==> v9: inputs <==
==> flow/design.v <==
module    Prgm_Counter(clk, reset, PCsrc, address, PCreg);
input                 PCsrc, clk, reset;
input         [8 : 0] address;
output    reg [7 : 0] PCreg;
wire          [7 : 0] temp;
assign    temp = PCreg + 1;
always@(posedge clk, negedge reset)
begin
    if (reset == 0) begin
        PCreg = 0;
	end
    else begin
        if (PCsrc == 1)
            PCreg = temp + address;
        else
            PCreg = temp;
    end
end
endmodule
module ALU (ALUselect, ALUin1, ALUin2, ALUout);
    input		[3  : 0]	ALUselect;
    input		[15 : 0]	ALUin1, ALUin2;
    output	reg	[15 : 0]	ALUout;
    always@(*) 
    begin 
		if  (ALUselect == 0 || ALUselect == 5 || ALUselect == 7 || ALUselect == 8)
			ALUout = ALUin1 + ALUin2;
		else if (ALUselect == 1) 
			ALUout = ALUin1 << ALUin2;
		else if  (ALUselect == 2) 
			ALUout = ALUin1 >> ALUin2;
		else if (ALUselect == 3)
			ALUout = ALUin1 | ALUin2;
		else  if (ALUselect == 4)
			ALUout = ALUin1 & ALUin2;
		else if (ALUselect == 6)
			ALUout = ALUin2;
		else
			ALUout = 0;
    end
endmodule
module Control_Unit(clk, reset, inst_in, opCode, dst, src1, src2, shamt, iconst, jconst, regWrite, memWrite, PCsrc, memtoReg, ALUsrc);
input					clk, reset;
input		[15 : 0]	inst_in;
output		[3  : 0]	opCode;
output		[5  : 0]	iconst; 
output		[8  : 0]	jconst;
output		[2  : 0]	dst, src1, src2, shamt;
output	reg				regWrite, memWrite, PCsrc, memtoReg;  
output	reg	[1  : 0]	ALUsrc;  
assign	opCode	=	inst_in	[3  :  0];
assign	dst		=	inst_in	[6  :  4];
assign	src1	=	inst_in	[9  :  7];
assign	src2	=	inst_in	[12 : 10];
assign	shamt	=	inst_in	[15 : 13];
assign	iconst	=	inst_in	[15 : 10];
assign	jconst	=	inst_in	[12 :  4];
always@(*) begin
    if (reset == 0) begin
        regWrite	= 0;
        memWrite	= 0;
        PCsrc		= 0;
        memtoReg	= 0;
		ALUsrc		= 0;
    end  
    else begin  
        if (opCode < 4'b 1000)
            regWrite = 1'b 1;
        else
            regWrite = 1'b 0;
        if (opCode == 4'b 1000)
            memWrite = 1'b 1;
        else
            memWrite = 1'b 0;
        if (opCode == 4'b 1001)
            PCsrc = 1'b 1;
        else
            PCsrc = 1'b 0;
        if (opCode == 4'b 0111)
            memtoReg = 1'b 1;
        else
            memtoReg = 1'b 0;   
		if (opCode == 4'b 0101 || opCode == 4'b 0110 || opCode == 4'b 0111 || opCode == 4'b 1000)
			ALUsrc = 2'b 01;
		else if (opCode == 4'b 0001 || opCode == 4'b 0010)
			ALUsrc = 2'b 10;
		else
			ALUsrc = 2'b 00;
    end  
end
endmodule
module DataPath (clk, reset, ALUselect, dst, src1, src2, shamt, iconst, regWrite, memtoReg, memWrite, ALUsrc, reg0, reg1, reg2, reg3, reg4, reg5, reg6, reg7, dataMemValue0, dataMemValue1, dataMemValue2, dataMemValue3, dataMemValue4, dataMemValue5, dataMemValue6, dataMemValue7, ALUout, ALUin1, ALUin2, regDataIn);
output		[15 : 0]	reg0, reg1, reg2, reg3, reg4, reg5, reg6, reg7, dataMemValue0, dataMemValue1, dataMemValue2, dataMemValue3, dataMemValue4, dataMemValue5, dataMemValue6, dataMemValue7, ALUout, ALUin1;
output reg	[15 : 0]	ALUin2;
output reg	[15 : 0]	regDataIn;
input					clk, reset, regWrite, memtoReg, memWrite;
input		[1  : 0]	ALUsrc;
input		[2  : 0]	dst, src1, src2, shamt;
input  		[3  : 0]	ALUselect;
input		[5  : 0]	iconst;
reg			[127 : 0]	regFile;
reg			[511 : 0]	dataMem;
localparam	[511 : 0]	DMEM_RESET = {
	{19{16'd0}},
	16'b 0100, 16'b 0011, 16'b 0010, 16'b 0001, 16'b 0101,	 
	16'b 0101, 16'b 1100, 16'b 1000, 16'b 0011,				 
	16'b 0110, 16'b 0001, 16'b 0010, 16'b 0100				 
};
wire		[15 : 0]	nextData;
wire		[15 : 0]	memReadData;
wire		[15 : 0]	dstData;
wire					memInRange;
assign ALUin1	=	regFile[16*src1 +: 16];
assign dstData	=	regFile[16*dst +: 16];
ALU		DP1	(ALUselect, ALUin1, ALUin2, ALUout);
assign	  reg0 = regFile[  0 +: 16];
assign	  reg1 = regFile[ 16 +: 16];
assign    reg2 = regFile[ 32 +: 16];
assign    reg3 = regFile[ 48 +: 16];
assign    reg4 = regFile[ 64 +: 16];
assign    reg5 = regFile[ 80 +: 16];
assign    reg6 = regFile[ 96 +: 16];
assign    reg7 = regFile[112 +: 16];
assign	  dataMemValue0  = dataMem[  0 +: 16];
assign	  dataMemValue1  = dataMem[ 16 +: 16];
assign    dataMemValue2  = dataMem[ 32 +: 16];
assign    dataMemValue3  = dataMem[ 48 +: 16];
assign    dataMemValue4  = dataMem[ 64 +: 16];
assign    dataMemValue5  = dataMem[ 80 +: 16];
assign    dataMemValue6  = dataMem[ 96 +: 16];
assign    dataMemValue7  = dataMem[112 +: 16];
assign memInRange	=	(ALUout[15 : 5] == 11'd0);
assign memReadData	=	memInRange ? dataMem[16*ALUout[4 : 0] +: 16] : 16'd0;
assign nextData		=	(memtoReg == 1) ? memReadData : ALUout;
always@(posedge clk, negedge reset)
begin
	if (reset == 0) begin
		regFile	<=	128'd0;
		dataMem	<=	DMEM_RESET;
	end  
	else begin
		if (regWrite == 1)
			regFile[16*dst +: 16]			<=	nextData;
		if (memWrite == 1 && memInRange)
			dataMem[16*ALUout[4 : 0] +: 16]	<=	dstData;
	end  
end  
always@(posedge clk)
begin
	if (reset == 1)
		regDataIn	<=	nextData;
end
always@(*)
begin
	if (ALUsrc == 0)
		ALUin2	=	regFile[16*src2 +: 16];
	else if (ALUsrc == 1)
		ALUin2 = {10'd0, iconst};
	else if (ALUsrc == 2)
		ALUin2 = {13'd0, shamt};
	else
		ALUin2 = 16'd0;
end
endmodule
module	CPU(clk, reset, instr, pc, reg0, reg1, reg2, reg3, reg4, reg5, reg6, reg7, dataMemValue0, dataMemValue1, dataMemValue2, dataMemValue3, dataMemValue4, dataMemValue5, dataMemValue6, dataMemValue7, ALUout, ALUin1, ALUin2, regDataIn);
output	[15 : 0]	reg0, reg1, reg2, reg3, reg4, reg5, reg6, reg7, dataMemValue0, dataMemValue1, dataMemValue2, dataMemValue3, dataMemValue4, dataMemValue5, dataMemValue6, dataMemValue7, ALUout, ALUin1, ALUin2, regDataIn;
input				clk, reset;
input	[15 : 0]	instr;
output	[7  : 0]	pc;
wire	[7  : 0]	prgm_cntr;
wire 				PCsrc, regWrite, memWrite, memtoReg;
wire	[1  : 0]	ALUsrc;
wire 	[3  : 0]	opCode;
wire	[2	: 0]	dst, src1, src2, shamt;
wire	[5  : 0]	iconst;
wire	[8  : 0]	jconst;
assign pc		=	prgm_cntr;
Prgm_Counter	C1	(clk, reset, PCsrc, jconst, prgm_cntr);
Control_Unit	C2	(clk, reset, instr, opCode, dst, src1, src2, shamt, iconst, jconst, regWrite, memWrite, PCsrc, memtoReg, ALUsrc);
DataPath		C3	(clk, reset, opCode, dst, src1, src2, shamt, iconst, regWrite, memtoReg, memWrite, ALUsrc, reg0, reg1, reg2, reg3, reg4, reg5, reg6, reg7, dataMemValue0, dataMemValue1, dataMemValue2, dataMemValue3, dataMemValue4, dataMemValue5, dataMemValue6, dataMemValue7, ALUout, ALUin1, ALUin2, regDataIn);
endmodule
==> flow/run.sh <==
#!/bin/bash
# the make line also repeats each setting of config.mk as NAME=value (left out here)
make -C /OpenROAD-flow-scripts/flow DESIGN_CONFIG=/design/flow/config.mk WORK_HOME=/design/flow/orfs CLKGATE_MAP_FILE= finish
==> flow/config.mk <==
export PLATFORM = sky130hd
export DESIGN_NAME = CPU
export DESIGN_NICKNAME = CPU
export VERILOG_FILES = /design/flow/design.v
export SDC_FILE = /design/flow/constraint.sdc
export NUM_CORES = 4
export LEC_CHECK = 0
export ABC_AREA = 1
export CAP_MARGIN = 20
export CORE_MARGIN = 2
export CORE_UTILIZATION = 72
export CTS_CLUSTER_SIZE = 36
export HOLD_SLACK_MARGIN = 0.29
export PLACE_DENSITY_LB_ADDON = 0.21
export SETUP_SLACK_MARGIN = -0.48
export SLEW_MARGIN = 20
==> flow/constraint.sdc <==
create_clock -name core_clock -period 6.21 [get_ports {clk}]
set_input_delay 1.2420 -clock core_clock [delete_from_list [all_inputs] [get_ports {clk}]]
set_output_delay 1.2420 -clock core_clock [all_outputs]
set_load 0.01 [all_outputs]
==> v37 (differences from v9) <==
==> flow/config.mk (replaced) <==
export PLATFORM = sky130hd
export DESIGN_NAME = CPU
export DESIGN_NICKNAME = CPU
export VERILOG_FILES = /design/flow/design.v
export SDC_FILE = /design/flow/constraint.sdc
export NUM_CORES = 4
export LEC_CHECK = 0
export ABC_AREA = 1
export CAP_MARGIN = 10
export CELL_PAD_IN_SITES_DETAIL_PLACEMENT = 1
export CELL_PAD_IN_SITES_GLOBAL_PLACEMENT = 1
export CORE_ASPECT_RATIO = 1.57
export CORE_MARGIN = 2
export CORE_UTILIZATION = 63
export CTS_CLUSTER_SIZE = 93
export GPL_ROUTABILITY_DRIVEN = 0
export HOLD_SLACK_MARGIN = 0.27
export MAX_ROUTING_LAYER = met5
export MIN_ROUTING_LAYER = met2
export PLACE_DENSITY_LB_ADDON = 0.29
export SLEW_MARGIN = 30
export TNS_END_PERCENT = 20
==> flow/constraint.sdc (replaced) <==
create_clock -name core_clock -period 8.85 [get_ports {clk}]
set_input_delay 1.7700 -clock core_clock [delete_from_list [all_inputs] [get_ports {clk}]]
set_output_delay 1.7700 -clock core_clock [all_outputs]
set_load 0.01 [all_outputs]
==> v34 (differences from v9) <==
==> flow/config.mk (replaced) <==
export PLATFORM = sky130hd
export DESIGN_NAME = CPU
export DESIGN_NICKNAME = CPU
export VERILOG_FILES = /design/flow/design.v
export SDC_FILE = /design/flow/constraint.sdc
export NUM_CORES = 4
export LEC_CHECK = 0
export CAP_MARGIN = 35
export CORE_ASPECT_RATIO = 0.61
export CORE_MARGIN = 2
export CORE_UTILIZATION = 70
export CTS_CLUSTER_DIAMETER = 327
export GPL_ROUTABILITY_DRIVEN = 0
export GPL_TIMING_DRIVEN = 0
export HOLD_SLACK_MARGIN = -0.03
export MAX_ROUTING_LAYER = met4
export MIN_ROUTING_LAYER = met2
export PLACE_DENSITY = 0.53
export SETUP_SLACK_MARGIN = 0.93
export SLEW_MARGIN = 40
export TNS_END_PERCENT = 90
==> flow/constraint.sdc (replaced) <==
create_clock -name core_clock -period 10.2 [get_ports {clk}]
set_input_delay 2.0400 -clock core_clock [delete_from_list [all_inputs] [get_ports {clk}]]
set_output_delay 2.0400 -clock core_clock [all_outputs]
set_load 0.01 [all_outputs]
==> v29 (differences from v9) <==
==> flow/config.mk (replaced) <==
export PLATFORM = sky130hd
export DESIGN_NAME = CPU
export DESIGN_NICKNAME = CPU
export VERILOG_FILES = /design/flow/design.v
export SDC_FILE = /design/flow/constraint.sdc
export NUM_CORES = 4
export LEC_CHECK = 0
export CAP_MARGIN = 35
export CORE_ASPECT_RATIO = 0.61
export CORE_MARGIN = 2
export CORE_UTILIZATION = 63
export CTS_CLUSTER_DIAMETER = 327
export GPL_ROUTABILITY_DRIVEN = 0
export GPL_TIMING_DRIVEN = 0
export HOLD_SLACK_MARGIN = -0.03
export MAX_ROUTING_LAYER = met4
export PLACE_DENSITY = 0.53
export SETUP_SLACK_MARGIN = -0.25
export SLEW_MARGIN = 40
export TNS_END_PERCENT = 90
==> flow/constraint.sdc (replaced) <==
create_clock -name core_clock -period 10.2 [get_ports {clk}]
set_input_delay 2.0400 -clock core_clock [delete_from_list [all_inputs] [get_ports {clk}]]
set_output_delay 2.0400 -clock core_clock [all_outputs]
set_load 0.01 [all_outputs]
==> qor summary <==
| quantity | v37 | v34 | v29 | v9 |
|---|---|---|---|---|
| Result of the run | did not finish | did not finish | finished with violations | did not finish |
| Last stage reached | global placement without I/O | global routing | - | global routing |
| Reasons for failing layout checks | - | - | negative setup slack | - |
| Cell area after placement | - | 0.0432 mm² | 0.0433 mm² | 0.0471 mm² |
| Chip Footprint | 0.0675 mm² | 0.0570 mm² | 0.0632 mm² | 0.0591 mm² |
| Register area share after synthesis | 40.6% | 43.4% | 43.4% | 40.6% |
| Pre-CTS setup slack | - | -1.02 ns | -0.906 ns | -0.603 ns |
| Basic Gates by Area | 29.3% | 13.0% | 13.0% | 29.3% |
| Initial cell density of the core | 63.5% | 70.5% | 64.0% | 72.9% |
| Synthesized area per cell | 6.97 µm² | 10.5 µm² | 10.5 µm² | 6.97 µm² |
| Multiplexer share | 0% | 22.8% | 22.8% | 0% |
| Aoi/oai-family share of the synthesized area | 13.1% | 11.6% | 11.6% | 13.1% |
| Clock tree root buffer cell | - | clkbuf_16 | clkbuf_16 | clkbuf_16 |
| Hold buffers post-CTS | - | 0 | 0 | 0 |
| Instance count of the mapped netlist | 5912 | 3662 | 3662 | 5912 |
| Post-synth top area share | 38.2% | 40.8% | 40.8% | 38.2% |
| HPWL after detailed placement | - | 118000 µm | 118000 µm | 112000 µm |
| Num ports | - | 346 | 346 | 346 |
| Number of cell rows | 117 | 67 | 70 | 87 |
| Net Count, Synth | 5978 | 3728 | 3728 | 5978 |
| Netlist Area Pre-Place | 0.0412 mm² | 0.0385 mm² | 0.0385 mm² | 0.0412 mm² |
| Xor and xnor area share after synthesis | 0.319% | 0.659% | 0.659% | 0.319% |
| Resized cells post-CTS | - | 84 | 3 | 6 |
| CORE AREA | 0.0649 mm² | 0.0547 mm² | 0.0602 mm² | 0.0565 mm² |
| Adder and majority gate portion of the synthesized area | 1.49% | 1.60% | 1.60% | 1.49% |
| Overall die width | 208 µm | 304 µm | 321 µm | 243 µm |
| Chip height | 324 µm | 187 µm | 197 µm | 243 µm |
| Leading cell type by number of instances after synthesis | nand2_1 | dfrtp_1 | dfrtp_1 | nand2_1 |
